==> 07-05 <==
// battle_ship
module battle_ship(
      input wire clk,			 
      input wire clr,
      input wire btnU,
      input wire btnD,
      input wire btnR,
      input wire btnL,
      input wire sel,
	    input sw,
      output wire [2:0] red,	 
      output wire [2:0] green,   
      output wire [1:0] blue,	     
      output wire [3:0] an,
      output wire [7:0] seg,
      output wire hsync,		 
      output wire vsync			 
	);
export LEC_CHECK = 0
export ABC_AREA = 1
export CAP_MARGIN = 20
export CORE_MARGIN = 2
export CORE_UTILIZATION = 68
export SETUP_SLACK_MARGIN = 0.9
export SLEW_MARGIN = 20
create_clock -name core_clock -period 3.32 [get_ports {clk}]
run.sh (not shown) runs the stock make flow with config.mk's settings and CLKGATE_MAP_FILE=.
==> 04-08 (differences from 07-05) <==
Settings changed: CORE_UTILIZATION 68 to 66, CTS_CLUSTER_DIAMETER set to 257, SETUP_SLACK_MARGIN 0.9 to unset.
==> flow/constraint.sdc (replaced) <==
create_clock -name core_clock -period 2.81 [get_ports {clk}]
set_input_delay 0.5620 -clock core_clock [delete_from_list [all_inputs] [get_ports {clk}]]
set_output_delay 0.5620 -clock core_clock [all_outputs]
set_load 0.01 [all_outputs]
==> 12-16 (differences from 07-05) <==
Settings changed: ABC_AREA 1 to unset, CORE_UTILIZATION 68 to 59, SETUP_SLACK_MARGIN 0.9 to unset.
==> flow/constraint.sdc (replaced) <==
create_clock -name core_clock -period 5.4 [get_ports {clk}]
set_input_delay 1.0800 -clock core_clock [delete_from_list [all_inputs] [get_ports {clk}]]
set_output_delay 1.0800 -clock core_clock [all_outputs]
set_load 0.01 [all_outputs]
==> 10-15 (differences from 07-05) <==
Settings changed: ABC_AREA 1 to unset, CORE_UTILIZATION 68 to 40, SETUP_SLACK_MARGIN 0.9 to 0.08.
==> flow/constraint.sdc (replaced) <==
create_clock -name core_clock -period 4.75 [get_ports {clk}]
set_input_delay 0.9500 -clock core_clock [delete_from_list [all_inputs] [get_ports {clk}]]
set_output_delay 0.9500 -clock core_clock [all_outputs]
set_load 0.01 [all_outputs]
==> qor summary <==
AO/OA Area Share: 04-08 17.4%; 07-05 17.4%; 12-16 25.8%; 10-15 25.8%
Wire length reported by the detailed router: 04-08 -; 07-05 -; 12-16 48.1 mm; 10-15 52.3 mm
Residual DRC count: 04-08 -; 07-05 -; 12-16 0; 10-15 0
Depth of the worst register-to-register path: 04-08 -; 07-05 -; 12-16 20; 10-15 17
Max stage delay cell, worst path: 04-08 -; 07-05 -; 12-16 sky130_fd_sc_hd__a311oi_1; 10-15 sky130_fd_sc_hd__dfxtp_1
Post-synth net total: 04-08 2238; 07-05 2238; 12-16 1895; 10-15 1895
Well tap count: 04-08 -; 07-05 -; 12-16 319; 10-15 455
Leading cell category by total area: 04-08 -; 07-05 -; 12-16 multi-input combinational cells; 10-15 multi-input combinational cells
Count of distinct cell types in the synthesized netlist: 04-08 58; 07-05 58; 12-16 103; 10-15 103
Clock-pin slew of the registers on the worst-case setup and hold paths: 04-08 -; 07-05 -; 12-16 0.06 ns; 10-15 0.06 ns
Largest fanout on the critical path: 04-08 -; 07-05 -; 12-16 9; 10-15 8
Final period utilization: 04-08 -; 07-05 -; 12-16 80.8%; 10-15 90.5%
Startpoint of the worst-slack reg-to-reg timing path: 04-08 -; 07-05 -; 12-16 mySelections.seg[5]$_SDFFE_PP1P_; 10-15 mySelections.seg[1]$_SDFFE_PP1P_
Length of routed met3 wiring: 04-08 -; 07-05 -; 12-16 4.75 mm; 10-15 3.44 mm
Overall via count from detail_route: 04-08 -; 07-05 -; 12-16 14.5k; 10-15 14.2k
Status: 04-08 stopped before the end; 07-05 stopped before the end; 12-16 complete, no violations; 10-15 complete, no violations
Failing step: 04-08 global routing; 07-05 clock tree synthesis; 12-16 -; 10-15 -
Fin util: 04-08 -; 07-05 -; 12-16 64.4%; 10-15 44.7%
Met2 layer wire length in the routed design: 04-08 -; 07-05 -; 12-16 20.5 mm; 10-15 23.3 mm
Logic area: 04-08 -; 07-05 -; 12-16 0.00844 sq mm; 10-15 0.00844 sq mm
Maximum vdd ir drop: 04-08 -; 07-05 -; 12-16 0.310 mV; 10-15 0.283 mV
First DRT Iteration DRCs: 04-08 -; 07-05 -; 12-16 1885; 10-15 1493
No activity file was given, so power comes from the tool's default toggle rates.
